===== flow/design.v =====
`timescale 1ns / 1ps
module HalfAdder(
    input a,  
    input b,  
    output f,  
    output carryOut  
    );
    xor(f, a, b);
    and(carryOut, a, b);
endmodule
`timescale 1ns / 1ps
module FullAdder(
    input a,
    input b,
    input carryIn,
    output sum,
    output carryOut
    );
    wire ha1Sum, ha1CarryOut, ha2CarryOut;
    HalfAdder halfAdder1(a, b, ha1Sum, ha1CarryOut);
    HalfAdder halfAdder2(ha1Sum, carryIn, sum, ha2CarryOut);
    or(carryOut, ha1CarryOut, ha2CarryOut);
endmodule
`timescale 1ns / 1ps
module MultiAnd16(
    input [15:0] a,
    input b,
    output [15:0] c
    );
    and(c[0], a[0], b);
    and(c[1], a[1], b);
    and(c[2], a[2], b);
    and(c[3], a[3], b);
    and(c[4], a[4], b);
    and(c[5], a[5], b);
    and(c[6], a[6], b);
    and(c[7], a[7], b);
    and(c[8], a[8], b);
    and(c[9], a[9], b);
    and(c[10], a[10], b);
    and(c[11], a[11], b);
    and(c[12], a[12], b);
    and(c[13], a[13], b);
    and(c[14], a[14], b);
    and(c[15], a[15], b);
endmodule
`timescale 1ns / 1ps
module MultiAdd15(
    input [14:0] a,
    input [14:0] b,
    input [14:0] carryIn,
    output [14:0] sum,
    output [14:0] carryOut
    );
    FullAdder fa0(a[0], b[0], carryIn[0], sum[0], carryOut[0]);  
    FullAdder fa1(a[1], b[1], carryIn[1], sum[1], carryOut[1]);
    FullAdder fa2(a[2], b[2], carryIn[2], sum[2], carryOut[2]);
    FullAdder fa3(a[3], b[3], carryIn[3], sum[3], carryOut[3]);
    FullAdder fa4(a[4], b[4], carryIn[4], sum[4], carryOut[4]);
    FullAdder fa5(a[5], b[5], carryIn[5], sum[5], carryOut[5]);
    FullAdder fa6(a[6], b[6], carryIn[6], sum[6], carryOut[6]);
    FullAdder fa7(a[7], b[7], carryIn[7], sum[7], carryOut[7]);
    FullAdder fa8(a[8], b[8], carryIn[8], sum[8], carryOut[8]);
    FullAdder fa9(a[9], b[9], carryIn[9], sum[9], carryOut[9]);
    FullAdder fa10(a[10], b[10], carryIn[10], sum[10], carryOut[10]);
    FullAdder fa11(a[11], b[11], carryIn[11], sum[11], carryOut[11]);
    FullAdder fa12(a[12], b[12], carryIn[12], sum[12], carryOut[12]);
    FullAdder fa13(a[13], b[13], carryIn[13], sum[13], carryOut[13]);
    FullAdder fa14(a[14], b[14], carryIn[14], sum[14], carryOut[14]);
endmodule
`timescale 1ns / 1ps
module ArrayMultiplier(
    input [15:0] a,
    input [15:0] b,
    output [31:0] f
    );
    wire [15:0] tmpAnd [0:15];
    wire [14:0] tmpSum [0:14];
    wire [14:0] tmpCarry [0:15];
    MultiAnd16 and0(a, b[0], tmpAnd[0]);
    MultiAnd16 and1(a, b[1], tmpAnd[1]);
    MultiAnd16 and2(a, b[2], tmpAnd[2]);
    MultiAnd16 and3(a, b[3], tmpAnd[3]);
    MultiAnd16 and4(a, b[4], tmpAnd[4]);
    MultiAnd16 and5(a, b[5], tmpAnd[5]);
    MultiAnd16 and6(a, b[6], tmpAnd[6]);
    MultiAnd16 and7(a, b[7], tmpAnd[7]);
    MultiAnd16 and8(a, b[8], tmpAnd[8]);
    MultiAnd16 and9(a, b[9], tmpAnd[9]);
    MultiAnd16 and10(a, b[10], tmpAnd[10]);
    MultiAnd16 and11(a, b[11], tmpAnd[11]);
    MultiAnd16 and12(a, b[12], tmpAnd[12]);
    MultiAnd16 and13(a, b[13], tmpAnd[13]);
    MultiAnd16 and14(a, b[14], tmpAnd[14]);
    MultiAnd16 and15(a, b[15], tmpAnd[15]);
    MultiAdd15 add0(tmpAnd[0][15:1], tmpAnd[1][14:0], 15'd0, tmpSum[0], tmpCarry[0]);
    MultiAdd15 add1({tmpAnd[1][15], tmpSum[0][14:1]}, tmpAnd[2][14:0], tmpCarry[0], tmpSum[1], tmpCarry[1]);
    MultiAdd15 add2({tmpAnd[2][15], tmpSum[1][14:1]}, tmpAnd[3][14:0], tmpCarry[1], tmpSum[2], tmpCarry[2]);
    MultiAdd15 add3({tmpAnd[3][15], tmpSum[2][14:1]}, tmpAnd[4][14:0], tmpCarry[2], tmpSum[3], tmpCarry[3]);
    MultiAdd15 add4({tmpAnd[4][15], tmpSum[3][14:1]}, tmpAnd[5][14:0], tmpCarry[3], tmpSum[4], tmpCarry[4]);
    MultiAdd15 add5({tmpAnd[5][15], tmpSum[4][14:1]}, tmpAnd[6][14:0], tmpCarry[4], tmpSum[5], tmpCarry[5]);
    MultiAdd15 add6({tmpAnd[6][15], tmpSum[5][14:1]}, tmpAnd[7][14:0], tmpCarry[5], tmpSum[6], tmpCarry[6]);
    MultiAdd15 add7({tmpAnd[7][15], tmpSum[6][14:1]}, tmpAnd[8][14:0], tmpCarry[6], tmpSum[7], tmpCarry[7]);
    MultiAdd15 add8({tmpAnd[8][15], tmpSum[7][14:1]}, tmpAnd[9][14:0], tmpCarry[7], tmpSum[8], tmpCarry[8]);
    MultiAdd15 add9({tmpAnd[9][15], tmpSum[8][14:1]}, tmpAnd[10][14:0], tmpCarry[8], tmpSum[9], tmpCarry[9]);
    MultiAdd15 add10({tmpAnd[10][15], tmpSum[9][14:1]}, tmpAnd[11][14:0], tmpCarry[9], tmpSum[10], tmpCarry[10]);
    MultiAdd15 add11({tmpAnd[11][15], tmpSum[10][14:1]}, tmpAnd[12][14:0], tmpCarry[10], tmpSum[11], tmpCarry[11]);
    MultiAdd15 add12({tmpAnd[12][15], tmpSum[11][14:1]}, tmpAnd[13][14:0], tmpCarry[11], tmpSum[12], tmpCarry[12]);
    MultiAdd15 add13({tmpAnd[13][15], tmpSum[12][14:1]}, tmpAnd[14][14:0], tmpCarry[12], tmpSum[13], tmpCarry[13]);
    MultiAdd15 add14({tmpAnd[14][15], tmpSum[13][14:1]}, tmpAnd[15][14:0], tmpCarry[13], tmpSum[14], tmpCarry[14]);
    FullAdder add15(tmpSum[14][1], tmpCarry[14][0], 1'b0, f[16], tmpCarry[15][0]);
    FullAdder add16(tmpSum[14][2], tmpCarry[14][1], tmpCarry[15][0], f[17], tmpCarry[15][1]);
    FullAdder add17(tmpSum[14][3], tmpCarry[14][2], tmpCarry[15][1], f[18], tmpCarry[15][2]);
    FullAdder add18(tmpSum[14][4], tmpCarry[14][3], tmpCarry[15][2], f[19], tmpCarry[15][3]);
    FullAdder add19(tmpSum[14][5], tmpCarry[14][4], tmpCarry[15][3], f[20], tmpCarry[15][4]);
    FullAdder add20(tmpSum[14][6], tmpCarry[14][5], tmpCarry[15][4], f[21], tmpCarry[15][5]);
    FullAdder add21(tmpSum[14][7], tmpCarry[14][6], tmpCarry[15][5], f[22], tmpCarry[15][6]);
    FullAdder add22(tmpSum[14][8], tmpCarry[14][7], tmpCarry[15][6], f[23], tmpCarry[15][7]);
    FullAdder add23(tmpSum[14][9], tmpCarry[14][8], tmpCarry[15][7], f[24], tmpCarry[15][8]);
    FullAdder add24(tmpSum[14][10], tmpCarry[14][9], tmpCarry[15][8], f[25], tmpCarry[15][9]);
    FullAdder add25(tmpSum[14][11], tmpCarry[14][10], tmpCarry[15][9], f[26], tmpCarry[15][10]);
    FullAdder add26(tmpSum[14][12], tmpCarry[14][11], tmpCarry[15][10], f[27], tmpCarry[15][11]);
    FullAdder add27(tmpSum[14][13], tmpCarry[14][12], tmpCarry[15][11], f[28], tmpCarry[15][12]);
    FullAdder add28(tmpSum[14][14], tmpCarry[14][13], tmpCarry[15][12], f[29], tmpCarry[15][13]);
    FullAdder add29(tmpAnd[15][15], tmpCarry[14][14], tmpCarry[15][13], f[30], f[31]);
    assign f[0] = tmpAnd[0][0];
    assign f[1] = tmpSum[0][0];
    assign f[2] = tmpSum[1][0];
    assign f[3] = tmpSum[2][0];
    assign f[4] = tmpSum[3][0];
    assign f[5] = tmpSum[4][0];
    assign f[6] = tmpSum[5][0];
    assign f[7] = tmpSum[6][0];
    assign f[8] = tmpSum[7][0];
    assign f[9] = tmpSum[8][0];
    assign f[10] = tmpSum[9][0];
    assign f[11] = tmpSum[10][0];
    assign f[12] = tmpSum[11][0];
    assign f[13] = tmpSum[12][0];
    assign f[14] = tmpSum[13][0];
    assign f[15] = tmpSum[14][0];
endmodule
`timescale 1ns / 1ps
module RippleAdder8(
    input [7:0] a,
    input [7:0] b,
    input carryIn,
    output [7:0] sum,
    output carryOut
    );
    wire tmpCarry [0:6];
    FullAdder fa0(a[0], b[0], carryIn, sum[0], tmpCarry[0]);  
    FullAdder fa1(a[1], b[1], tmpCarry[0], sum[1], tmpCarry[1]);
    FullAdder fa2(a[2], b[2], tmpCarry[1], sum[2], tmpCarry[2]);
    FullAdder fa3(a[3], b[3], tmpCarry[2], sum[3], tmpCarry[3]);
    FullAdder fa4(a[4], b[4], tmpCarry[3], sum[4], tmpCarry[4]);
    FullAdder fa5(a[5], b[5], tmpCarry[4], sum[5], tmpCarry[5]);
    FullAdder fa6(a[6], b[6], tmpCarry[5], sum[6], tmpCarry[6]);
    FullAdder fa7(a[7], b[7], tmpCarry[6], sum[7], carryOut);  
endmodule
`timescale 1ns / 1ps
module Adder32(
    input [31:0] a,
    input [31:0] b,
    output [31:0] sum,
    output carryOut
    );
    wire tmpCarry [0:2];
    RippleAdder8 add0(a[7:0], b[7:0], 1'b0, sum[7:0], tmpCarry[0]);
    RippleAdder8 add1(a[15:8], b[15:8], tmpCarry[0], sum[15:8], tmpCarry[1]);
    RippleAdder8 add2(a[23:16], b[23:16], tmpCarry[1], sum[23:16], tmpCarry[2]);
    RippleAdder8 add3(a[31:24], b[31:24], tmpCarry[2], sum[31:24], carryOut);
endmodule
`timescale 1ns / 1ps
module MACRegister(
    input clk,
    input rst,
    input [1:0] opcode,
    input [15:0] a,
    input [15:0] b,
    output [31:0] dataOut
    );
    reg [31:0] register;
    assign dataOut = register;
    wire [31:0] product;
    wire [31:0] sum;
    ArrayMultiplier multiplier(a, b, product);
    Adder32 adder(register, product, sum);
    always @ (posedge clk) begin
        if (rst)
            register <= 32'd0;
        else case (opcode)
            2'd1:  
                register <= {a, b};
            2'd2:  
                register <= sum;
        endcase
    end
endmodule

===== flow/run.sh =====
#!/bin/bash
# the make line also repeats each setting of config.mk as NAME=value (left out here)
make -C /OpenROAD-flow-scripts/flow DESIGN_CONFIG=/design/flow/config.mk WORK_HOME=/design/flow/orfs CLKGATE_MAP_FILE= finish

===== flow/config.mk =====
export PLATFORM = sky130hd
export DESIGN_NAME = MACRegister
export DESIGN_NICKNAME = MACRegister
export VERILOG_FILES = /design/flow/design.v
export SDC_FILE = /design/flow/constraint.sdc
export NUM_CORES = 4
export LEC_CHECK = 0
export CAP_MARGIN = 20
export CELL_PAD_IN_SITES_DETAIL_PLACEMENT = 1
export CELL_PAD_IN_SITES_GLOBAL_PLACEMENT = 3
export CORE_MARGIN = 5
export CORE_UTILIZATION = 52
export CTS_CLUSTER_SIZE = 20
export MIN_ROUTING_LAYER = met1
export PLACE_DENSITY = 0.77
export SETUP_SLACK_MARGIN = 5.0
export SLEW_MARGIN = 35

===== flow/constraint.sdc =====
create_clock -name core_clock -period 22.6 [get_ports {clk}]
set_input_delay 4.5200 -clock core_clock [delete_from_list [all_inputs] [get_ports {clk}]]
set_output_delay 4.5200 -clock core_clock [all_outputs]
set_load 0.01 [all_outputs]

==> results.cfg, run 1 <==
; yosys + openroad results
[outcome]
status = aborted with a tool error
lastStage = global placement without I/O
stop_error = [ERROR GPL-0301] Utilization 100.836 % exceeds 100%.

[synthesis]
ys_seq_frac = 0.0697
synthTopCellsByArea = fa_1 55%, and2_1 13%, dfxtp_1 7.0%
edf_count = 0
ff_type = dfxtp_1
syn_nets = 1242
topCombFamilyByArea = adder cells
synthAoiAreaFrac = 0.0445
top_cells_by_count = 254 x fa_1, 192 x and2_1, 161 x inv_1
syn_area_per_cell_um2 = 9.83
synth.distinct_cells = 23
ys_sh_xor = 0.000954
ys_ff = 32
yosys_cells = 934
yosysMostFrequentCell = fa_1
async_reset_ff_frac = 0
fa_ha_area_frac = 0.578
syn_area_mm2 = 0.00919
top_area_cell = fa_1
synthCells = 934
ys_chip_area_mm2 = 0.00919
ys.warnings.count = 4
simple_gate_share = 0.188
muxShareOfSynthArea = 0.00232
top_cell_area_share = 0.554

[floorplan]
die_height_um = 143
core_mm2 = 0.0173
rows = 48
die-area_mm2 = 0.0204
fp_util = 0.531
die_w_um = 143
==> run 2, diff against run 1 <==
- CELL_PAD_IN_SITES_DETAIL_PLACEMENT: 1 -> not set
- CELL_PAD_IN_SITES_GLOBAL_PLACEMENT: 3 -> 0
- CORE_ASPECT_RATIO: not set -> 1.38
- CORE_MARGIN: 5 -> 2
- CORE_UTILIZATION: 52 -> 57
- CTS_CLUSTER_DIAMETER: not set -> 390
- CTS_CLUSTER_SIZE: 20 -> 38
- MIN_ROUTING_LAYER: met1 -> not set
- PLACE_DENSITY: 0.77 -> not set
- SETUP_SLACK_MARGIN: 5.0 -> 2.54
- SLEW_MARGIN: 35 -> 20
- TNS_END_PERCENT: not set -> 75
- clock period: 22.6 -> 29.1 ns (I/O delays scaled with it)
==> results.cfg, run 2 <==
; yosys + openroad results
[clock_network]
cts_hold_buf = 0
cts_tree = built
cts_setup_buffers = 0
ctsHtreeMaxLevel = 2
cts_num_sinks = 32
clk_latency_ns = 0.29
cts_buffer_depth = 2
clk_pin_slew_ns = 0.06
ctsResizeCount = 0
cts_buffers = 5
cts_root_buf = clkbuf_16

[worst_setup_path]
crit_top_cell = fa_1
path_depth = 38
slowest_stage = clkdlybuf4s50_1
r2r-start = register[0]
critical_path_class = in -> reg
crit_path_end = register[31]
critPathMaxStageDelay_ns = 0.72
cp-startpoint = a[15]
crit_buf_inv = 4
crit_arrival_ns = 22.01
crit_required_ns = 29.28
crit_family = adder cells
reg2reg_depth = 34
startpoint_type = primary input
r2r_end = register[31]
crit_path_max_fanout = 17
r2r_setup_slack_ns = 14.88
crit_path_end_kind = register

[synthesis]
ys_chip_area_mm2 = 0.00919
synthCells = 934
syn_nets = 1242
async_reset_ff_frac = 0
simple_gate_share = 0.188
top_area_cell = fa_1
fa_ha_area_frac = 0.578
synthTopCellsByArea = fa_1 55%, and2_1 13%, dfxtp_1 7.0%
synthAoiAreaFrac = 0.0445
yosysMostFrequentCell = fa_1
ys_sh_xor = 0.000954
ys_seq_frac = 0.0697
topCombFamilyByArea = adder cells
syn_area_mm2 = 0.00919
edf_count = 0
top_cell_area_share = 0.554
yosys_cells = 934
syn_area_per_cell_um2 = 9.83
ys.warnings.count = 4
ys_ff = 32
muxShareOfSynthArea = 0.00232
top_cells_by_count = 254 x fa_1, 192 x and2_1, 161 x inv_1
ff_type = dfxtp_1
synth.distinct_cells = 23

[job]
warnings = 28
cap_violations = 0

[placement]
dp_hpwl_mm = 14.5
io_buffer_count = 67
place_congestion = 0.769

[layout]
fill_cells = 1425
syn2layout_area_growth_pct = 6.93
combGateArea_mm2 = 0.00747
fin_nets = 1236
register_area_um2 = 641

[grt]
overflow = 0
grt_pass1_wl_mm = 30.5
antenna_found_initial = 0
grt_use_total = 0.216
grt_max_degree = 65
grt_pass1_vias = 6909

[floorplan]
core_mm2 = 0.0158
die_height_um = 153
ios = 68
die-area_mm2 = 0.0172
die_w_um = 112
fp_util = 0.581
rows = 54

[min_path]
hold_end = register[10]
hold_path_startpoint = register[10]
hp-class = reg -> reg
hold_depth = 2

[final_timing]
layout_min_cycle_time_ns = 21.83
finalSetupTns_ns = 0
tightest_slew_ns = 0.629
whs_ns = 0.472
hold_viol = 0
rsz0062_at_grt = false
relSlewSlack = 0.581
finalClockSkew_ns = 0.00666
fmax_ghz = 0.0458
finalSetupViolations = 0
maxSlewViolCount = 0
fin_crit_sh = 0.750

[route]
drt_pass1_iterations = 4
vias = 5927
drt_iter0_drc = 262
detail_route.wl_per_cell_um = 14.7
vias_per_cell = 5.27
drc_errors = 0
ant_nets = 0
antenna_cells = 0
routed_wl_mm = 16.6

[outcome]
status = timing/DRC/antenna clean
[run 2: stage by stage]
| step | std cells | instance area [µm²] | util | setup WS [ns] |
|---|---|---|---|---|
| after floorplan | 934 | 9190 | - | 8.14 |
| after global placement | 1117 | 9660 | 0.611 | 7.09 |
| after detailed placement | 1117 | 9660 | 0.611 | 6.84 |
| after CTS | 1125 | 9820 | 0.621 | 7.12 |
| after global routing | 1125 | 9820 | 0.621 | 6.52 |
| final | 1125 | 9820 | 0.621 | 7.27 |
[run 2: area by class of cell]
cell class                      instances  area share
Clock buffer                            6      0.0131
Clock inverter                          2     0.00357
Inverter                              161      0.0615
Multi-Input combinational cell        658       0.761
Sequential cell                        32      0.0652
Tap cell                              196      0.0250
Timing Repair Buffer                   70      0.0706
[run 2: per-layer routing]
| layer | share of wire | GRT usage | up-vias |
|---|---|---|---|
| met4 | 0.020 | 0.0534 | 0 |
| met1 | 0.38 | 0.241 | 3168 |
| li1 | - | - | 2673 |
| met2 | 0.58 | 0.435 | 65 |
| met3 | 0.021 | 0.0198 | 21 |
| met5 | 0 | 0 | - |
==> run 3, diff against run 2 <==
- ABC_AREA: not set -> 1
- CELL_PAD_IN_SITES_GLOBAL_PLACEMENT: 0 -> not set
- CORE_ASPECT_RATIO: 1.38 -> not set
- CORE_UTILIZATION: 57 -> 72
- CTS_CLUSTER_DIAMETER: 390 -> not set
- CTS_CLUSTER_SIZE: 38 -> not set
- PLACE_DENSITY_LB_ADDON: not set -> 0.04
- SETUP_SLACK_MARGIN: 2.54 -> -0.93
- TNS_END_PERCENT: 75 -> not set
- clock period: 29.1 -> 13.9 ns (I/O delays scaled with it)
==> results.cfg, run 3 <==
; yosys + openroad results
[floorplan]
ios = 68
die-area_mm2 = 0.0143
die_height_um = 119
die_w_um = 119
fp_util = 0.730
rows = 42
core_mm2 = 0.0131

[placement]
place_congestion = 0.783
io_buffer_count = 67
dpl_cell_area_mm2 = 0.0102
dp_hpwl_mm = 14.7
dp_slack_ns = -3.23

[clock_network]
cts_buffer_depth = 2
cts_tree = built
clk_pin_slew_ns = 0.05
clk_latency_ns = 0.29
cts_root_buf = clkbuf_16
cts_num_sinks = 32
cts_buffers = 5
ctsHtreeMaxLevel = 2
cts_hold_buf = 0

[final_timing]
rsz0062_at_grt = true
tightest_slew_ns = 0.957
layout_min_cycle_time_ns = 16.07
setup_ws_ns = -2.17
relSlewSlack = 0.362
hold_viol = 0
fin_crit_sh = 1.16
whs_ns = 0.518
fmax_ghz = 0.0622
finalClockSkew_ns = 0.00834
maxSlewViolCount = 0
finalSetupViolations = 8

[worst_setup_path]
reg2reg_depth = 39
critPathMaxStageDelay_ns = 0.57
crit_path_max_fanout = 5
crit_arrival_ns = 16.29
r2r-start = register[0]
crit_family = adder cells
crit_required_ns = 14.12
crit_path_end_kind = register
slowest_stage = fa_1
crit_path_end = register[31]
crit_top_cell = fa_2
r2r_setup_slack_ns = 1.37
startpoint_type = primary input
path_depth = 44
r2r_end = register[31]
cp-startpoint = b[0]
critical_path_class = in -> reg
crit_buf_inv = 6

[synthesis]
muxShareOfSynthArea = 0
ys_ff = 32
synth.distinct_cells = 17
synthTopCellsByArea = fa_1 53%, inv_1 14%, nand2_1 11%
topCombFamilyByArea = adder cells
edf_count = 0
fa_ha_area_frac = 0.554
top_cell_area_share = 0.530
async_reset_ff_frac = 0
top_area_cell = fa_1
top_cells_by_count = 358 x inv_1, 293 x nand2_1, 254 x fa_1
syn_nets = 1473
ys.warnings.count = 4
yosys_cells = 1165
ys_sh_xor = 0
synthCells = 1165
simple_gate_share = 0.116
syn_area_per_cell_um2 = 8.23
ff_type = dfxtp_1
synthAoiAreaFrac = 0.0500
yosysMostFrequentCell = inv_1
ys_seq_frac = 0.0668
ys_chip_area_mm2 = 0.00959
syn_area_mm2 = 0.00959

[route]
drt_pass1_iterations = 7
drt_iter0_drc = 282
routed_wl_mm = 17.7
vias_per_cell = 4.99
drc_errors = 0
detail_route.wl_per_cell_um = 13.1
ant_nets = 0
vias = 6747

[job]
warnings = 29
cap_violations = 0

[grt]
overflow = 0
grt_max_degree = 65
grt_pass1_vias = 7252
antenna_found_initial = 3
grt_pass1_wl_mm = 31.6
grt_use_total = 0.278

[min_path]
hold_end = register[31]
hp-class = reg -> reg
hold_depth = 2
hold_path_startpoint = register[31]

[layout]
fill_cells = 875
design_area_mm2 = 0.0107
syn2layout_area_growth_pct = 11.3
fin_nets = 1480
combGateArea_mm2 = 0.00721
register_area_um2 = 641

[outcome]
check.faults = negative setup slack
status = finished with violations
-- run 3: layout make-up --
class	count	share of cell area
inverter	359	0.126
antenna	2	0.000469
timing repair buffer	112	0.102
sequential	32	0.0600
clock buffer	6	0.0121
multi-input combinational	662	0.676
clock inverter	2	0.00328
tap	176	0.0206
-- run 3: through the flow --
step / instances / utilization / setup TNS [ns]
after floorplan: 1165 / - / -11.04
after global placement: 1337 / 0.778 / -17.97
after detailed placement: 1337 / 0.778 / -19.53
after CTS: 1348 / 0.810 / -9.94
after global routing: 1351 / 0.813 / -12.39
final: 1351 / 0.813 / -9.89
-- run 3: metal layers --
layer	routed length, µm	up-vias	global-route usage	share of wire
li1	-	3165	-	-
met1	6700	3411	0.326	0.38
met2	9820	130	0.522	0.55
met3	471	41	0.0283	0.027
met4	726	0	0.116	0.041
met5	0	-	0	0
-- run 3: what timing repair did --
action | CTS | global route
setup buffers | 5 | 1
endpoints found under the setup margin | 7 | 6
pin swaps | 87 | 15
resized | 142 | 4
cloned | 0 | 0
==> run 4, diff against run 3 <==
- CTS_CLUSTER_DIAMETER: not set -> 140
- CTS_CLUSTER_SIZE: not set -> 87
- HOLD_SLACK_MARGIN: not set -> 0.3
- PLACE_DENSITY: not set -> 0.37
- PLACE_DENSITY_LB_ADDON: 0.04 -> not set
- SETUP_SLACK_MARGIN: -0.93 -> not set
- TNS_END_PERCENT: not set -> 60
- clock period: 13.9 -> 10.7 ns (I/O delays scaled with it)
==> results.cfg, run 4 <==
; yosys + openroad results
[outcome]
status = finished with violations
check.faults = negative setup slack

[synthesis]
syn_nets = 1473
ff_type = dfxtp_1
simple_gate_share = 0.116
top_cells_by_count = 358 x inv_1, 293 x nand2_1, 254 x fa_1
synthTopCellsByArea = fa_1 53%, inv_1 14%, nand2_1 11%
ys_sh_xor = 0
top_area_cell = fa_1
top_cell_area_share = 0.530
syn_area_per_cell_um2 = 8.23
synthCells = 1165
ys_chip_area_mm2 = 0.00959
yosys_cells = 1165
yosysMostFrequentCell = inv_1
synth.distinct_cells = 17
edf_count = 0
topCombFamilyByArea = adder cells
ys.warnings.count = 4
synthAoiAreaFrac = 0.0500
ys_ff = 32
async_reset_ff_frac = 0
muxShareOfSynthArea = 0
ys_seq_frac = 0.0668
fa_ha_area_frac = 0.554
syn_area_mm2 = 0.00959

[min_path]
hold_path_startpoint = register[31]
hold_end = register[31]
hp-class = reg -> reg
hold_depth = 2

[worst_setup_path]
r2r_setup_slack_ns = -1.70
path_depth = 45
startpoint_type = primary input
crit_path_end_kind = register
r2r_end = register[31]
critPathMaxStageDelay_ns = 0.58
slowest_stage = fa_2
r2r-start = register[0]
crit_arrival_ns = 15.70
crit_path_end = register[31]
crit_buf_inv = 7
reg2reg_depth = 39
critical_path_class = in -> reg
crit_family = adder cells
crit_top_cell = fa_2
crit_required_ns = 10.93
crit_path_max_fanout = 6
cp-startpoint = b[0]

[route]
ant_nets = 0
antenna_cells = 0
routed_wl_mm = 19.2
vias_per_cell = 5.03
drc_errors = 0
detail_route.wl_per_cell_um = 13.9
drt_pass1_iterations = 7
drt_iter0_drc = 293
vias = 6913

[grt]
grt_use_total = 0.291
grt_max_degree = 65
overflow = 0
grt_pass1_vias = 7355
antenna_found_initial = 0
grt_pass1_wl_mm = 32.8

[layout]
syn2layout_area_growth_pct = 13.3
combGateArea_mm2 = 0.00724
instances_no_fill = 1375
fill_cells = 833
fin_nets = 1506
design_area_mm2 = 0.0109
register_area_um2 = 641

[clock_network]
cts_hold_buf = 0
cts_buffer_depth = 2
clk_pin_slew_ns = 0.06
cts_root_buf = clkbuf_16
clk_latency_ns = 0.29
cts_num_sinks = 32
cts_tree = built
ctsHtreeMaxLevel = 2
cts_buffers = 5

[final_timing]
finalSetupViolations = 15
fmax_ghz = 0.0646
finalClockSkew_ns = 0.00582
rsz0062_at_grt = true
maxSlewViolCount = 0
setup_ws_ns = -4.77
relSlewSlack = 0.375
layout_min_cycle_time_ns = 15.47
hold_viol = 0
tightest_slew_ns = 0.937
fin_crit_sh = 1.45

[floorplan]
die_w_um = 119
die_height_um = 119
fp_util = 0.730
ios = 68
rows = 42
core_mm2 = 0.0131
die-area_mm2 = 0.0143

[placement]
io_buffer_count = 67
place_congestion = 0.842
dp_hpwl_mm = 15.6
dpl_cell_area_mm2 = 0.0103
dpl.cell_count = 1360

[job]
cap_violations = 0
warnings = 31
run 4: cell type report:
cell class,count,share of cell area
multi-input cells,662,0.667
inverters,359,0.124
repair buffers,138,0.115
flip-flops and latches,32,0.0590
well taps,176,0.0203
clock buffers,6,0.0119
clock inverters,2,0.00322
run 4: per-layer routing:
metal,part of all wire,track usage
met5,0,0
met1,0.38,0.353
met4,0.027,0.0860
met3,0.024,0.0326
met2,0.57,0.548
run 4: repair_timing:
action | 4_1_cts | 5_1_grt
cloned | 0 | 1
resized | 102 | 59
setup buffers | 3 | 4
setup endpoints to repair | 17 | 16
pin swaps | 82 | 34
run 4: metrics by stage:
step / utilization / TNS [ns] / setup WS, ns / hold WS (ns)
6_report: 0.827 / -39.11 / -4.77 / 0.522
5_1_grt: 0.827 / -43.22 / -5.14 / 0.562
3_5_place_dp: 0.788 / -55.57 / -5.75 / 0.493
3_3_place_gp: 0.788 / -54.01 / -5.63 / 0.483
2_1_floorplan: - / -41.28 / -4.85 / 0.460
4_1_cts: 0.812 / -39.85 / -4.82 / 0.512
==> run 5, diff against run 4 <==
- CAP_MARGIN: 20 -> 0
- CTS_CLUSTER_DIAMETER: 140 -> 159
- CTS_CLUSTER_SIZE: 87 -> not set
- HOLD_SLACK_MARGIN: 0.3 -> not set
- PLACE_DENSITY: 0.37 -> not set
- SETUP_SLACK_MARGIN: not set -> -0.49
- TNS_END_PERCENT: 60 -> not set
- clock period: 10.7 -> 14.1 ns (I/O delays scaled with it)
==> results.cfg, run 5 <==
; yosys + openroad results
[worst_setup_path]
slowest_stage = fa_2
crit_path_end_kind = register
r2r_setup_slack_ns = 1.53
critPathMaxStageDelay_ns = 0.56
crit_buf_inv = 6
r2r-start = register[0]
startpoint_type = primary input
crit_path_max_fanout = 3
reg2reg_depth = 38
r2r_end = register[31]
crit_required_ns = 14.29
crit_arrival_ns = 16.31
cp-startpoint = a[14]
crit_top_cell = fa_2
critical_path_class = in -> reg
crit_path_end = register[31]
path_depth = 43
crit_family = adder cells

[outcome]
status = finished with violations
check.faults = negative setup slack

[layout]
fin_nets = 1475
syn2layout_area_growth_pct = 10.3
design_area_mm2 = 0.0106

[final_timing]
tightest_slew_ns = 0.977
hold_viol = 0
finalClockSkew_ns = 0.00458
relSlewSlack = 0.349
rsz0062_at_grt = true
fin_crit_sh = 1.14
layout_min_cycle_time_ns = 16.12
fmax_ghz = 0.0620
whs_ns = 0.519
setup_ws_ns = -2.02
finalSetupViolations = 7
maxSlewViolCount = 0

[placement]
dp_slack_ns = -3.07
dp_hpwl_mm = 15.3
place_congestion = 0.831
dpl_cell_area_mm2 = 0.0102
io_buffer_count = 67

[clock_network]
cts_buffers = 5
cts_hold_buf = 0
cts_tree = built
cts_buffer_depth = 2
clk_latency_ns = 0.29
clk_pin_slew_ns = 0.06
cts_root_buf = clkbuf_16
ctsHtreeMaxLevel = 2
cts_num_sinks = 32

[synthesis]
syn_nets = 1473
synth.distinct_cells = 17
top_area_cell = fa_1
ys_sh_xor = 0
top_cell_area_share = 0.530
simple_gate_share = 0.116
topCombFamilyByArea = adder cells
ys_ff = 32
muxShareOfSynthArea = 0
ys.warnings.count = 4
ys_seq_frac = 0.0668
edf_count = 0
fa_ha_area_frac = 0.554
syn_area_mm2 = 0.00959
syn_area_per_cell_um2 = 8.23
ff_type = dfxtp_1
yosysMostFrequentCell = inv_1
synthCells = 1165
synthTopCellsByArea = fa_1 53%, inv_1 14%, nand2_1 11%
top_cells_by_count = 358 x inv_1, 293 x nand2_1, 254 x fa_1
yosys_cells = 1165
async_reset_ff_frac = 0
synthAoiAreaFrac = 0.0500
ys_chip_area_mm2 = 0.00959

[min_path]
hold_depth = 2
hold_path_startpoint = register[31]
hp-class = reg -> reg
hold_end = register[31]

[floorplan]
fp_util = 0.730
die-area_mm2 = 0.0143
die_height_um = 119
core_mm2 = 0.0131
ios = 68
rows = 42
die_w_um = 119

[grt]
busiest_layer = met2
grt_use_met1 = 0.349
use_met3 = 0.0345
gr-usage-met2 = 0.538
overflow = 0
grt_pass1_vias = 7374
grt_use_total = 0.290
grt_max_degree = 65
grt_pass1_wl_mm = 32.9
antenna_found_initial = 1

[route]
detail_route.wl_per_cell_um = 13.8
drc_errors = 0
routed_wl_mm = 18.5
antenna_cells = 0
vias = 6725
ant_nets = 0
drt_iter0_drc = 327
drt_pass1_iterations = 4
vias_per_cell = 5.00

[job]
warnings = 31
cap_violations = 0
run 5: through the flow:
step,cells,util,setup TNS [ns]
final,1344,0.805,-8.83
after floorplan,1165,-,-9.76
after detailed placement,1339,0.778,-17.90
after CTS,1345,0.799,-9.32
after global routing,1344,0.805,-11.09
after global placement,1339,0.778,-16.82
run 5: area by class of cell:
cell class	instances	area, µm²
clock buffers	6	129
clock inverters	2	35.0
fillers	905	2560
inverters	359	1350
multi-input cells	662	7200
flip-flops and latches	32	641
well taps	176	220
repair buffers	107	1010
run 5: routing by layer:
layer	share of wire	wire (µm)	up-vias
li1	-	-	3152
met1	0.38	7030	3430
met2	0.56	10400	105
met3	0.029	535	36
met4	0.029	544	2
met5	0.00054	10	-
run 5: timing repair:
item	CTS	global route
pin swaps	55	13
buffers inserted	0	0
gates resized	106	31
setup endpoints to repair	8	7
==> run 6, diff against run 5 <==
- CAP_MARGIN: 0 -> 20
- CTS_CLUSTER_DIAMETER: 159 -> 140
- CTS_CLUSTER_SIZE: not set -> 87
- PLACE_DENSITY: not set -> 0.37
- SETUP_SLACK_MARGIN: -0.49 -> not set
- clock period: 14.1 -> 11.5 ns (I/O delays scaled with it)
==> results.cfg, run 6 <==
; yosys + openroad results
[route]
ant_nets = 0
vias_per_cell = 4.95
drc_errors = 0
drt_iter0_drc = 286
drt_pass1_iterations = 5
antenna_cells = 0
vias = 6787
detail_route.wl_per_cell_um = 13.7
routed_wl_mm = 18.8

[final_timing]
fin_crit_sh = 1.36
layout_min_cycle_time_ns = 15.64
rsz0062_at_grt = true
setup_ws_ns = -4.14
finalClockSkew_ns = 0.0138
fmax_ghz = 0.0639
maxSlewViolCount = 0
relSlewSlack = 0.357
finalSetupViolations = 13
hold_viol = 0
whs_ns = 0.505
tightest_slew_ns = 0.965
finalSetupTns_ns = -30.31

[layout]
fill_cells = 859
register_area_um2 = 641
combGateArea_mm2 = 0.00722
fin_nets = 1501
postLayoutCoreUtil = 0.822
instances_no_fill = 1370
syn2layout_area_growth_pct = 12.6

[min_path]
hold_end = register[31]
hold_path_startpoint = register[31]
hold_depth = 2
hp-class = reg -> reg

[synthesis]
ys_ff = 32
ff_type = dfxtp_1
top_cells_by_count = 358 x inv_1, 293 x nand2_1, 254 x fa_1
yosys_cells = 1165
synthTopCellsByArea = fa_1 53%, inv_1 14%, nand2_1 11%
yosysMostFrequentCell = inv_1
top_cell_area_share = 0.530
simple_gate_share = 0.116
synthCells = 1165
topCombFamilyByArea = adder cells
async_reset_ff_frac = 0
ys_sh_xor = 0
ys_seq_frac = 0.0668
syn_area_mm2 = 0.00959
fa_ha_area_frac = 0.554
edf_count = 0
synthAoiAreaFrac = 0.0500
synth.distinct_cells = 17
muxShareOfSynthArea = 0
ys_chip_area_mm2 = 0.00959
ys.warnings.count = 4
syn_nets = 1473
top_area_cell = fa_1
syn_area_per_cell_um2 = 8.23

[placement]
place_congestion = 0.829
io_buffer_count = 67
dp_slack_ns = -5.17
dp_hpwl_mm = 15.5
dpl.cell_count = 1357

[worst_setup_path]
startpoint_type = primary input
crit_path_end_kind = register
crit_top_cell = fa_2
crit_buf_inv = 5
critPathMaxStageDelay_ns = 0.57
cp-startpoint = b[1]
r2r_end = register[30]
crit_path_max_fanout = 6
path_depth = 40
crit_arrival_ns = 15.78
crit_path_end = register[30]
critical_path_class = in -> reg
crit_family = adder cells
crit_required_ns = 11.64
slowest_stage = fa_2
reg2reg_depth = 35
r2r-start = register[0]
r2r_setup_slack_ns = -0.87

[grt]
overflow = 0
grt_pass1_wl_mm = 32.7
grt_pass1_vias = 7385
antenna_found_initial = 0
grt_max_degree = 65
grt_use_total = 0.291

[clock_network]
cts_root_buf = clkbuf_16
ctsHtreeMaxLevel = 2
clk_pin_slew_ns = 0.05
cts_hold_buf = 0
cts_num_sinks = 32
clk_latency_ns = 0.30
cts_buffers = 5
cts_buffer_depth = 2
cts_tree = built

[floorplan]
fp_util = 0.730
die_height_um = 119
die_w_um = 119
ios = 68
core_mm2 = 0.0131
die-area_mm2 = 0.0143
rows = 42

[outcome]
status = finished with violations
check.faults = negative setup slack

[job]
cap_violations = 0
warnings = 31
==> run 6: area by class of cell <==
class	instances	share of cell area
timing repair buffer	133	0.112
clock inverter	2	0.00324
inverter	359	0.125
sequential	32	0.0593
multi-input combinational	662	0.669
tap	176	0.0204
clock buffer	6	0.0119
==> run 6: metal layers <==
layer / GRT usage / wire (µm) / vias to the layer above / share of wire
li1: - / - / 3208 / -
met1: 0.344 / 7140 / 3438 / 0.38
met2: 0.544 / 10500 / 106 / 0.56
met3: 0.0321 / 392 / 35 / 0.021
met4: 0.113 / 703 / 0 / 0.037
met5: 0 / 0 / - / 0
==> run 6: through the flow <==
stage	instance area [µm²]
floorplan	9720
global placement	10300
detailed placement	10300
CTS	10700
global route	10800
finish	10800
==> run 6: what timing repair did <==
action | CTS | global route
pin swaps | 81 | 43
endpoints found under the setup margin | 15 | 14
endpoints found under the hold margin | 0 | 0
buffers inserted | 5 | 1
resized | 103 | 44
==> run 7, diff against run 6 <==
- ABC_AREA: 1 -> not set
- CELL_PAD_IN_SITES_GLOBAL_PLACEMENT: not set -> 0
- CORE_ASPECT_RATIO: not set -> 1.38
- CORE_UTILIZATION: 72 -> 61
- CTS_CLUSTER_DIAMETER: 140 -> 390
- CTS_CLUSTER_SIZE: 87 -> 38
- PLACE_DENSITY: 0.37 -> not set
- SETUP_SLACK_MARGIN: not set -> 2.54
- SLEW_MARGIN: 20 -> 25
- TNS_END_PERCENT: not set -> 75
- clock period: 11.5 -> 27.8 ns (I/O delays scaled with it)
==> results.cfg, run 7 <==
; yosys + openroad results
[worst_setup_path]
reg2reg_depth = 34
crit_path_max_fanout = 17
crit_top_cell = fa_1
r2r-start = register[0]
path_depth = 38
crit_path_end_kind = register
crit_path_end = register[31]
crit_buf_inv = 4
startpoint_type = primary input
critical_path_class = in -> reg
slowest_stage = clkdlybuf4s50_1
crit_arrival_ns = 21.85
r2r_end = register[31]
critPathMaxStageDelay_ns = 0.72
cp-startpoint = a[15]
crit_required_ns = 27.98
crit_family = adder cells
r2r_setup_slack_ns = 13.46

[placement]
io_buffer_count = 67
place_congestion = 0.779
dp_hpwl_mm = 13.9

[final_timing]
hold_viol = 0
fin_crit_sh = 0.780
maxSlewViolCount = 0
fmax_ghz = 0.0461
finalSetupViolations = 0
relSlewSlack = 0.571
tightest_slew_ns = 0.644
rsz0062_at_grt = false
finalClockSkew_ns = 0.00973
layout_min_cycle_time_ns = 21.67
finalSetupTns_ns = 0

[floorplan]
core_mm2 = 0.0147
rows = 52
fp_util = 0.625
die_w_um = 108
ios = 68
die_height_um = 148
die-area_mm2 = 0.0161

[outcome]
status = timing/DRC/antenna clean

[min_path]
hold_end = register[10]
hold_depth = 2
hold_path_startpoint = register[10]
hp-class = reg -> reg

[grt]
grt_pass1_vias = 6792
antenna_found_initial = 0
grt_pass1_wl_mm = 29.4
grt_use_total = 0.227
grt_max_degree = 65
overflow = 0

[route]
ant_nets = 0
vias_per_cell = 5.26
vias = 5871
antenna_cells = 0
drt_iter0_drc = 135
detail_route.wl_per_cell_um = 14.1
drt_pass1_iterations = 4
drc_errors = 0
routed_wl_mm = 15.8

[clock_network]
cts_setup_buffers = 0
cts_num_sinks = 32
ctsHtreeMaxLevel = 2
clk_pin_slew_ns = 0.06
cts_root_buf = clkbuf_16
clk_latency_ns = 0.28
ctsResizeCount = 0
cts_buffer_depth = 2
cts_tree = built
cts_buffers = 5
cts_hold_buf = 0

[synthesis]
edf_count = 0
simple_gate_share = 0.188
syn_nets = 1242
muxShareOfSynthArea = 0.00232
ys_sh_xor = 0.000954
syn_area_per_cell_um2 = 9.83
top_cells_by_count = 254 x fa_1, 192 x and2_1, 161 x inv_1
yosys_cells = 934
top_area_cell = fa_1
syn_area_mm2 = 0.00919
ys.warnings.count = 4
synthAoiAreaFrac = 0.0445
synthTopCellsByArea = fa_1 55%, and2_1 13%, dfxtp_1 7.0%
synth.distinct_cells = 23
ff_type = dfxtp_1
fa_ha_area_frac = 0.578
ys_seq_frac = 0.0697
async_reset_ff_frac = 0
topCombFamilyByArea = adder cells
ys_ff = 32
yosysMostFrequentCell = fa_1
synthCells = 934
top_cell_area_share = 0.554
ys_chip_area_mm2 = 0.00919

[layout]
syn2layout_area_growth_pct = 6.72
fin_nets = 1235
postLayoutCoreUtil = 0.667
fill_cells = 1238

[job]
cap_violations = 0
warnings = 28
run 7: per-layer routing:
metal,routed length [µm],vias up,share of wire,global-route usage
li1,-,2669,-,-
met1,5740,3130,0.36,0.251
met2,9500,60,0.60,0.462
met3,348,12,0.022,0.0184
met4,167,0,0.011,0.0436
met5,0,-,0,0
run 7: stage by stage:
| step | area (µm²) | setup slack [ns] | hold WS (ns) | std cells |
|---|---|---|---|---|
| after floorplan | 9190 | 7.10 | 0.445 | 934 |
| after global placement | 9640 | 6.09 | 0.453 | 1109 |
| after detailed placement | 9640 | 5.71 | 0.465 | 1109 |
| after CTS | 9790 | 6.01 | 0.473 | 1117 |
| after global routing | 9800 | 5.41 | 0.493 | 1117 |
| final | 9800 | 6.13 | 0.468 | 1117 |
run 7: layout make-up:
| class | instances | area [µm²] | area share |
|---|---|---|---|
| multi-input combinational | 658 | 7480 | 0.764 |
| clock inverter | 1 | 7.51 | 0.000766 |
| timing repair buffer | 69 | 686 | 0.0700 |
| clock buffer | 7 | 143 | 0.0146 |
| inverter | 161 | 604 | 0.0617 |
| tap | 189 | 236 | 0.0241 |
| sequential | 32 | 641 | 0.0654 |
==> run 8, diff against run 7 <==
- ABC_AREA: not set -> 1
- CELL_PAD_IN_SITES_GLOBAL_PLACEMENT: 0 -> not set
- CORE_ASPECT_RATIO: 1.38 -> 0.5
- CORE_UTILIZATION: 61 -> 60
- CTS_CLUSTER_DIAMETER: 390 -> 343
- CTS_CLUSTER_SIZE: 38 -> 100
- HOLD_SLACK_MARGIN: not set -> -0.09
- SETUP_SLACK_MARGIN: 2.54 -> not set
- SLEW_MARGIN: 25 -> 0
- TNS_END_PERCENT: 75 -> 5
- clock period: 27.8 -> 19.0 ns (I/O delays scaled with it)
==> results.cfg, run 8 <==
; yosys + openroad results
[min_path]
hp-class = reg -> reg
hold_path_startpoint = register[6]
hold_depth = 2
hold_end = register[6]

[worst_setup_path]
cp-startpoint = b[1]
critical_path_class = in -> reg
crit_path_end = register[31]
r2r_end = register[31]
crit_top_cell = fa_2
path_depth = 44
crit_path_max_fanout = 12
slowest_stage = fa_2
r2r_setup_slack_ns = 5.69
crit_arrival_ns = 18.63
critPathMaxStageDelay_ns = 0.59
crit_buf_inv = 7
reg2reg_depth = 38
r2r-start = register[0]
crit_family = adder cells
crit_required_ns = 19.16
crit_path_end_kind = register
startpoint_type = primary input

[grt]
grt_max_degree = 65
grt_use_total = 0.238
grt_pass1_wl_mm = 32.0
grt_pass1_vias = 6964
antenna_found_initial = 0
overflow = 0

[synthesis]
top_cells_by_count = 358 x inv_1, 293 x nand2_1, 254 x fa_1
ys.warnings.count = 4
synthCells = 1165
syn_area_per_cell_um2 = 8.23
synth.distinct_cells = 17
synthTopCellsByArea = fa_1 53%, inv_1 14%, nand2_1 11%
simple_gate_share = 0.116
ys_sh_xor = 0
syn_nets = 1473
top_area_cell = fa_1
fa_ha_area_frac = 0.554
syn_area_mm2 = 0.00959
yosys_cells = 1165
yosysMostFrequentCell = inv_1
edf_count = 0
topCombFamilyByArea = adder cells
ys_chip_area_mm2 = 0.00959
ff_type = dfxtp_1
async_reset_ff_frac = 0
ys_seq_frac = 0.0668
ys_ff = 32
muxShareOfSynthArea = 0
top_cell_area_share = 0.530
synthAoiAreaFrac = 0.0500

[clock_network]
clk_latency_ns = 0.29
ctsHtreeMaxLevel = 2
cts_hold_buf = 0
cts_tree = built
cts_buffers = 5
clk_pin_slew_ns = 0.06
cts_num_sinks = 32
cts_root_buf = clkbuf_16
cts_buffer_depth = 2

[final_timing]
relSlewSlack = 0.362
hold_viol = 0
maxSlewViolCount = 0
finalSetupViolations = 0
tightest_slew_ns = 0.956
fmax_ghz = 0.0541
layout_min_cycle_time_ns = 18.47
whs_ns = 0.539
rsz0062_at_grt = false
fin_crit_sh = 0.972
finalClockSkew_ns = 0.00281

[job]
cap_violations = 0
warnings = 28

[placement]
dpl.cell_count = 1355
place_congestion = 0.791
io_buffer_count = 67
dp_hpwl_mm = 16.1

[floorplan]
die-area_mm2 = 0.0171
ios = 68
die_w_um = 183
core_mm2 = 0.0155
die_height_um = 93.4
rows = 32
fp_util = 0.618

[layout]
fill_cells = 1368
fin_nets = 1467
instances_no_fill = 1364
register_area_um2 = 641
syn2layout_area_growth_pct = 7.56
combGateArea_mm2 = 0.00696
postLayoutCoreUtil = 0.664

[route]
drt_pass1_iterations = 5
vias = 6528
ant_nets = 0
vias_per_cell = 4.79
routed_wl_mm = 17.9
detail_route.wl_per_cell_um = 13.1
drc_errors = 0
antenna_cells = 0
drt_iter0_drc = 294

[outcome]
status = timing/DRC/antenna clean
==> run 8: cell type report <==
class                   instances  area share
repair buffers                 99      0.0923
multi-input cells             662       0.674
clock inverters                 2     0.00340
inverters                     359       0.131
flip-flops and latches         32      0.0621
clock buffers                   6      0.0125
well taps                     204      0.0247
==> run 8: per-stage QoR <==
step	TNS (ns)	setup WS, ns	instance area, µm²
finish	0	0.531	10300
global route	0	0.00770	10300
CTS	0	0.00567	10300
detailed placement	-1.90	-0.848	10100
global placement	-1.48	-0.681	10100
floorplan	0	0.0149	9590
==> run 8: timing repair <==
action                     CTS  global route
setup endpoints to repair    3             2
pin swaps                   10            18
gates resized               10            14
cloned                       0             0
buffers inserted             0             0
==> run 8: layer usage <==
layer  global-route usage  routed length (µm)
met1                0.342                8990
met2                0.403                8080
met3               0.0273                 665
met4               0.0427                 159
met5                    0                   0
==> run 9, diff against run 8 <==
- CORE_ASPECT_RATIO: 0.5 -> not set
- CORE_UTILIZATION: 60 -> 69
- CTS_CLUSTER_DIAMETER: 343 -> not set
- CTS_CLUSTER_SIZE: 100 -> 95
- HOLD_SLACK_MARGIN: -0.09 -> not set
- SETUP_SLACK_MARGIN: not set -> 1.0
- SLEW_MARGIN: 0 -> 20
- TNS_END_PERCENT: 5 -> not set
- clock period: 19.0 -> 8.67 ns (I/O delays scaled with it)
==> results.cfg, run 9 <==
; yosys + openroad results
[floorplan]
rows = 43
ios = 68
die_height_um = 122
die-area_mm2 = 0.0149
fp_util = 0.699
core_mm2 = 0.0137
die_w_um = 122

[synthesis]
ys_chip_area_mm2 = 0.00959
simple_gate_share = 0.116
ff_type = dfxtp_1
top_cell_area_share = 0.530
syn_area_mm2 = 0.00959
synthCells = 1165
top_cells_by_count = 358 x inv_1, 293 x nand2_1, 254 x fa_1
muxShareOfSynthArea = 0
synthTopCellsByArea = fa_1 53%, inv_1 14%, nand2_1 11%
syn_nets = 1473
top_area_cell = fa_1
async_reset_ff_frac = 0
yosysMostFrequentCell = inv_1
syn_area_per_cell_um2 = 8.23
ys_seq_frac = 0.0668
synth.distinct_cells = 17
synthAoiAreaFrac = 0.0500
topCombFamilyByArea = adder cells
edf_count = 0
fa_ha_area_frac = 0.554
ys_ff = 32
ys_sh_xor = 0
yosys_cells = 1165
ys.warnings.count = 4

[outcome]
status = finished with violations
check.faults = negative setup slack

[grt]
grt_pass1_vias = 7496
antenna_found_initial = 0
grt_use_total = 0.284
grt_max_degree = 65
overflow = 0
grt_pass1_wl_mm = 33.0

[final_timing]
layout_min_cycle_time_ns = 15.20
setup_ws_ns = -6.53
maxSlewViolCount = 0
tightest_slew_ns = 1.01
finalSetupViolations = 19
rsz0062_at_grt = true
fin_crit_sh = 1.75
finalClockSkew_ns = 0.00559
relSlewSlack = 0.328
fmax_ghz = 0.0658
hold_viol = 0

[clock_network]
clk_latency_ns = 0.29
cts_root_buf = clkbuf_16
cts_num_sinks = 32
cts_hold_buf = 0
cts_tree = built
cts_buffer_depth = 2
clk_pin_slew_ns = 0.06
cts_buffers = 5
ctsHtreeMaxLevel = 2

[worst_setup_path]
crit_path_end = register[31]
crit_family = adder cells
crit_top_cell = fa_2
path_depth = 44
cp-startpoint = b[1]
crit_buf_inv = 7
startpoint_type = primary input
r2r_setup_slack_ns = -3.53
crit_path_max_fanout = 5
crit_arrival_ns = 15.39
reg2reg_depth = 38
r2r-start = register[0]
crit_required_ns = 8.86
crit_path_end_kind = register
slowest_stage = fa_2
critical_path_class = in -> reg
r2r_end = register[31]
critPathMaxStageDelay_ns = 0.56

[route]
drc_errors = 0
routed_wl_mm = 19.0
vias = 6919
antenna_cells = 0
ant_nets = 0
detail_route.wl_per_cell_um = 13.6
drt_pass1_iterations = 6
drt_iter0_drc = 224
vias_per_cell = 4.97

[job]
warnings = 31
cap_violations = 0

[placement]
dpl.cell_count = 1373
dp_slack_ns = -7.37
dp_hpwl_mm = 15.3
io_buffer_count = 67
place_congestion = 0.815

[min_path]
hold_end = register[31]
hold_depth = 2
hp-class = reg -> reg
hold_path_startpoint = register[31]

[layout]
fill_cells = 955
fin_nets = 1520
syn2layout_area_growth_pct = 15.1
register_area_um2 = 641
instances_no_fill = 1393
combGateArea_mm2 = 0.00725
==> run 9: area by class of cell <==
cell class | count | share of cell area
clock buffer | 6 | 0.0117
sequential | 32 | 0.0580
timing repair buffer | 152 | 0.128
inverter | 359 | 0.122
tap | 180 | 0.0204
multi-input combinational | 662 | 0.657
clock inverter | 2 | 0.00317
==> run 9: through the flow <==
| step | hold slack, ns | util | instance area (µm²) | setup TNS, ns |
|---|---|---|---|---|
| floorplan | 0.460 | - | 9790 | -69.72 |
| global placement | 0.484 | 0.765 | 10500 | -84.97 |
| detailed placement | 0.484 | 0.765 | 10500 | -86.79 |
| CTS | 0.495 | 0.798 | 11000 | -69.88 |
| global route | 0.527 | 0.805 | 11000 | -75.09 |
| finish | 0.492 | 0.805 | 11000 | -69.96 |
==> run 9: repair_timing <==
action	4_1_cts	5_1_grt
resized	115	24
pin swaps	96	27
setup endpoints to repair	23	22
buffers inserted	10	2
==> run 9: per-layer routing <==
metal | part of all wire | track usage | routed length (µm)
met5 | 0 | 0 | 0
met4 | 0.054 | 0.137 | 1020
met3 | 0.021 | 0.0281 | 395
met2 | 0.55 | 0.527 | 10500
met1 | 0.37 | 0.329 | 7060
==> run 10, diff against run 9 <==
- ABC_AREA: 1 -> not set
- CORE_UTILIZATION: 69 -> 40
- CTS_CLUSTER_SIZE: 95 -> not set
- clock period: 8.67 -> 19.0 ns (I/O delays scaled with it)
==> results.cfg, run 10 <==
; yosys + openroad results
[synthesis]
syn_area_mm2 = 0.00919
ys_sh_xor = 0.000954
async_reset_ff_frac = 0
top_cell_area_share = 0.554
synthCells = 934
yosys_cells = 934
synth.distinct_cells = 23
edf_count = 0
ys.warnings.count = 4
yosysMostFrequentCell = fa_1
top_area_cell = fa_1
ys_ff = 32
muxShareOfSynthArea = 0.00232
top_cells_by_count = 254 x fa_1, 192 x and2_1, 161 x inv_1
fa_ha_area_frac = 0.578
syn_area_per_cell_um2 = 9.83
ys_chip_area_mm2 = 0.00919
synthTopCellsByArea = fa_1 55%, and2_1 13%, dfxtp_1 7.0%
simple_gate_share = 0.188
syn_nets = 1242
ff_type = dfxtp_1
ys_seq_frac = 0.0697
synthAoiAreaFrac = 0.0445
topCombFamilyByArea = adder cells

[route]
drc_errors = 0
ant_nets = 0
routed_wl_mm = 15.5
vias_per_cell = 4.76
drt_iter0_drc = 159
detail_route.wl_per_cell_um = 12.7
drt_pass1_iterations = 4
vias = 5828
antenna_cells = 0

[clock_network]
cts_tree = built
cts_root_buf = clkbuf_16
clk_latency_ns = 0.29
cts_hold_buf = 0
clk_pin_slew_ns = 0.06
cts_buffers = 5
cts_buffer_depth = 2
cts_num_sinks = 32
ctsHtreeMaxLevel = 2

[placement]
io_buffer_count = 67
dpl_cell_area_mm2 = 0.00991
dp_hpwl_mm = 13.5
place_congestion = 0.758

[floorplan]
core_mm2 = 0.0226
ios = 68
rows = 55
die_height_um = 156
die-area_mm2 = 0.0242
fp_util = 0.407
die_w_um = 156

[grt]
overflow = 0
grt_max_degree = 65
grt_pass1_wl_mm = 29.2
grt_pass1_vias = 6578
grt_use_total = 0.144
antenna_found_initial = 0

[final_timing]
finalClockSkew_ns = 0.00345
tightest_slew_ns = 0.668
fin_crit_sh = 0.928
rsz0062_at_grt = false
layout_min_cycle_time_ns = 17.64
hold_viol = 0
maxSlewViolCount = 0
relSlewSlack = 0.554
finalSetupViolations = 0
whs_ns = 0.480
fmax_ghz = 0.0567
finalSetupTns_ns = 0

[min_path]
hold_end = register[3]
hold_depth = 2
hold_path_startpoint = register[3]
hp-class = reg -> reg

[worst_setup_path]
crit_path_end_kind = register
cp-startpoint = b[0]
critical_path_class = in -> reg
crit_family = adder cells
slowest_stage = fa_2
crit_buf_inv = 5
crit_required_ns = 19.20
crit_arrival_ns = 17.83
crit_top_cell = fa_2
startpoint_type = primary input
reg2reg_depth = 35
r2r-start = register[0]
crit_path_end = register[31]
r2r_end = register[31]
r2r_setup_slack_ns = 6.16
critPathMaxStageDelay_ns = 0.59
crit_path_max_fanout = 9
path_depth = 40

[job]
warnings = 26
cap_violations = 0

[layout]
design_area_mm2 = 0.0102
fill_cells = 2219
postLayoutCoreUtil = 0.451
fin_nets = 1247
syn2layout_area_growth_pct = 10.9

[outcome]
status = timing/DRC/antenna clean
run 10: cell type report:
type / instances / area, µm² / area share
well taps: 285 / 357 / 0.0350
multi-input cells: 658 / 7650 / 0.751
repair buffers: 81 / 786 / 0.0772
clock buffers: 5 / 125 / 0.0123
flip-flops and latches: 32 / 641 / 0.0629
clock inverters: 3 / 18.8 / 0.00184
inverters: 161 / 604 / 0.0594
run 10: per-stage QoR:
step                      std cells  setup WS [ns]
after floorplan                 934           1.01
after global placement         1215          0.170
after detailed placement       1215         0.0241
after CTS                      1223           1.02
after global routing           1225           1.00
final                          1225           1.36
run 10: routing by layer:
metal,track usage,vias up,part of all wire
met3,0.0167,6,0.020
met5,0,-,0
met4,0.0210,0,0.0060
met1,0.181,3073,0.46
met2,0.272,56,0.51
li1,-,2693,-
run 10: timing repair:
item                                    in CTS  in global routing
buffers inserted                             0                  1
cloned                                       0                  1
endpoints found under the setup margin       3                  3
pin swaps                                   40                 70
hold endpoints to repair                     0                  0
resized                                     33                 52
==> run 11, diff against run 10 <==
- ABC_AREA: not set -> 0
- CAP_MARGIN: 20 -> 30
- CELL_PAD_IN_SITES_DETAIL_PLACEMENT: not set -> 2
- CORE_UTILIZATION: 40 -> 63
- CTS_CLUSTER_DIAMETER: not set -> 257
- GPL_ROUTABILITY_DRIVEN: not set -> 1
- GPL_TIMING_DRIVEN: not set -> 0
- MAX_ROUTING_LAYER: not set -> met4
- SETUP_SLACK_MARGIN: 1.0 -> not set
- clock period: 19.0 -> 29.9 ns (I/O delays scaled with it)
==> results.cfg, run 11 <==
; yosys + openroad results
[floorplan]
core_mm2 = 0.0144
die_w_um = 125
rows = 44
fp_util = 0.639
die-area_mm2 = 0.0156
die_height_um = 125
ios = 68

[synthesis]
simple_gate_share = 0.188
topCombFamilyByArea = adder cells
ys_chip_area_mm2 = 0.00919
syn_area_per_cell_um2 = 9.83
yosysMostFrequentCell = fa_1
ys_seq_frac = 0.0697
synth.distinct_cells = 23
ff_type = dfxtp_1
async_reset_ff_frac = 0
fa_ha_area_frac = 0.578
muxShareOfSynthArea = 0.00232
yosys_cells = 934
ys_sh_xor = 0.000954
edf_count = 0
ys_ff = 32
syn_area_mm2 = 0.00919
ys.warnings.count = 4
top_cell_area_share = 0.554
synthCells = 934
top_cells_by_count = 254 x fa_1, 192 x and2_1, 161 x inv_1
synthAoiAreaFrac = 0.0445
syn_nets = 1242
top_area_cell = fa_1
synthTopCellsByArea = fa_1 55%, and2_1 13%, dfxtp_1 7.0%

[placement]
place_congestion = 0.808
io_buffer_count = 65

[outcome]
status = aborted with a tool error
stop_error = [ERROR DPL-0033] detailed placement checks failed during check placement.
lastStage = detailed placement
## run 11: metrics by stage
stage	instances
after floorplan	934
after global placement	1183
==> run 12, diff against run 11 <==
- ABC_AREA: 0 -> 1
- CAP_MARGIN: 30 -> 20
- CELL_PAD_IN_SITES_DETAIL_PLACEMENT: 2 -> not set
- CORE_UTILIZATION: 63 -> 72
- CTS_CLUSTER_DIAMETER: 257 -> 177
- CTS_CLUSTER_SIZE: not set -> 76
- GPL_ROUTABILITY_DRIVEN: 1 -> not set
- GPL_TIMING_DRIVEN: 0 -> not set
- HOLD_SLACK_MARGIN: not set -> 0.29
- MAX_ROUTING_LAYER: met4 -> not set
- PLACE_DENSITY: not set -> 0.35
- SETUP_SLACK_MARGIN: not set -> -0.93
- clock period: 29.9 -> 10.8 ns (I/O delays scaled with it)
==> results.cfg, run 12 <==
; yosys + openroad results
[worst_setup_path]
slowest_stage = fa_2
cp-startpoint = b[0]
r2r-start = register[0]
path_depth = 40
crit_top_cell = fa_2
crit_family = adder cells
crit_required_ns = 10.94
crit_path_end = register[30]
r2r_end = register[30]
startpoint_type = primary input
r2r_setup_slack_ns = -1.58
crit_buf_inv = 5
crit_path_max_fanout = 5
crit_path_end_kind = register
crit_arrival_ns = 15.59
reg2reg_depth = 35
critical_path_class = in -> reg
critPathMaxStageDelay_ns = 0.56

[outcome]
check.faults = negative setup slack
status = finished with violations

[layout]
instances_no_fill = 1373
design_area_mm2 = 0.0108
fill_cells = 844
syn2layout_area_growth_pct = 13.0
fin_nets = 1504

[floorplan]
core_mm2 = 0.0131
die_height_um = 119
rows = 42
fp_util = 0.730
ios = 68
die-area_mm2 = 0.0143
die_w_um = 119

[placement]
dpl_cell_area_mm2 = 0.0103
dpl.cell_count = 1360
dp_slack_ns = -5.69
io_buffer_count = 67
place_congestion = 0.830
dp_hpwl_mm = 15.6

[synthesis]
simple_gate_share = 0.116
ys_seq_frac = 0.0668
synthTopCellsByArea = fa_1 53%, inv_1 14%, nand2_1 11%
synthCells = 1165
top_area_cell = fa_1
edf_count = 0
yosysMostFrequentCell = inv_1
top_cells_by_count = 358 x inv_1, 293 x nand2_1, 254 x fa_1
ys_chip_area_mm2 = 0.00959
synth.distinct_cells = 17
ff_type = dfxtp_1
muxShareOfSynthArea = 0
synthAoiAreaFrac = 0.0500
async_reset_ff_frac = 0
syn_area_per_cell_um2 = 8.23
syn_area_mm2 = 0.00959
ys.warnings.count = 4
topCombFamilyByArea = adder cells
ys_sh_xor = 0
top_cell_area_share = 0.530
yosys_cells = 1165
ys_ff = 32
syn_nets = 1473
fa_ha_area_frac = 0.554

[route]
detail_route.wl_per_cell_um = 13.8
drt_iter0_drc = 299
vias = 6863
routed_wl_mm = 18.9
drc_errors = 0
antenna_cells = 0
drt_pass1_iterations = 4
ant_nets = 0
vias_per_cell = 5.00

[final_timing]
maxSlewViolCount = 0
relSlewSlack = 0.340
fin_crit_sh = 1.43
whs_ns = 0.528
finalSetupViolations = 15
fmax_ghz = 0.0647
layout_min_cycle_time_ns = 15.45
rsz0062_at_grt = true
setup_ws_ns = -4.65
hold_viol = 0
tightest_slew_ns = 0.990
finalClockSkew_ns = 0.00523
finalSetupTns_ns = -37.70

[clock_network]
cts_hold_buf = 0
ctsHtreeMaxLevel = 2
clk_pin_slew_ns = 0.06
cts_tree = built
cts_root_buf = clkbuf_16
clk_latency_ns = 0.29
cts_num_sinks = 32
cts_buffers = 5
cts_buffer_depth = 2

[grt]
grt_pass1_wl_mm = 32.9
overflow = 0
grt_pass1_vias = 7325
grt_use_total = 0.292
antenna_found_initial = 0
grt_max_degree = 65

[min_path]
hold_end = register[31]
hp-class = reg -> reg
hold_depth = 2
hold_path_startpoint = register[31]

[job]
warnings = 31
cap_violations = 0
==> run 12: per-stage QoR <==
stage	util
floorplan	-
global placement	0.788
detailed placement	0.788
CTS	0.818
global route	0.825
finish	0.825
==> run 12: cell type report <==
cell class,count,area (µm²),area share
tap,176,220,0.0203
timing repair buffer,136,1240,0.114
inverter,359,1350,0.125
clock buffer,7,143,0.0132
sequential,32,641,0.0591
clock inverter,1,7.51,0.000692
multi-input combinational,662,7240,0.668
==> run 12: metal layers <==
| metal | up-vias | track usage | wire length, µm |
|---|---|---|---|
| met5 | - | 0 | 0 |
| met4 | 0 | 0.0838 | 636 |
| met3 | 23 | 0.0321 | 591 |
| met2 | 112 | 0.558 | 10600 |
| met1 | 3517 | 0.347 | 7110 |
| li1 | 3211 | - | - |
==> run 12: what timing repair did <==
| item | in CTS | in global routing |
|---|---|---|
| gates cloned | 0 | 0 |
| setup buffers | 1 | 5 |
| resized | 140 | 23 |
| setup endpoints to repair | 14 | 13 |
| pin swaps | 87 | 39 |
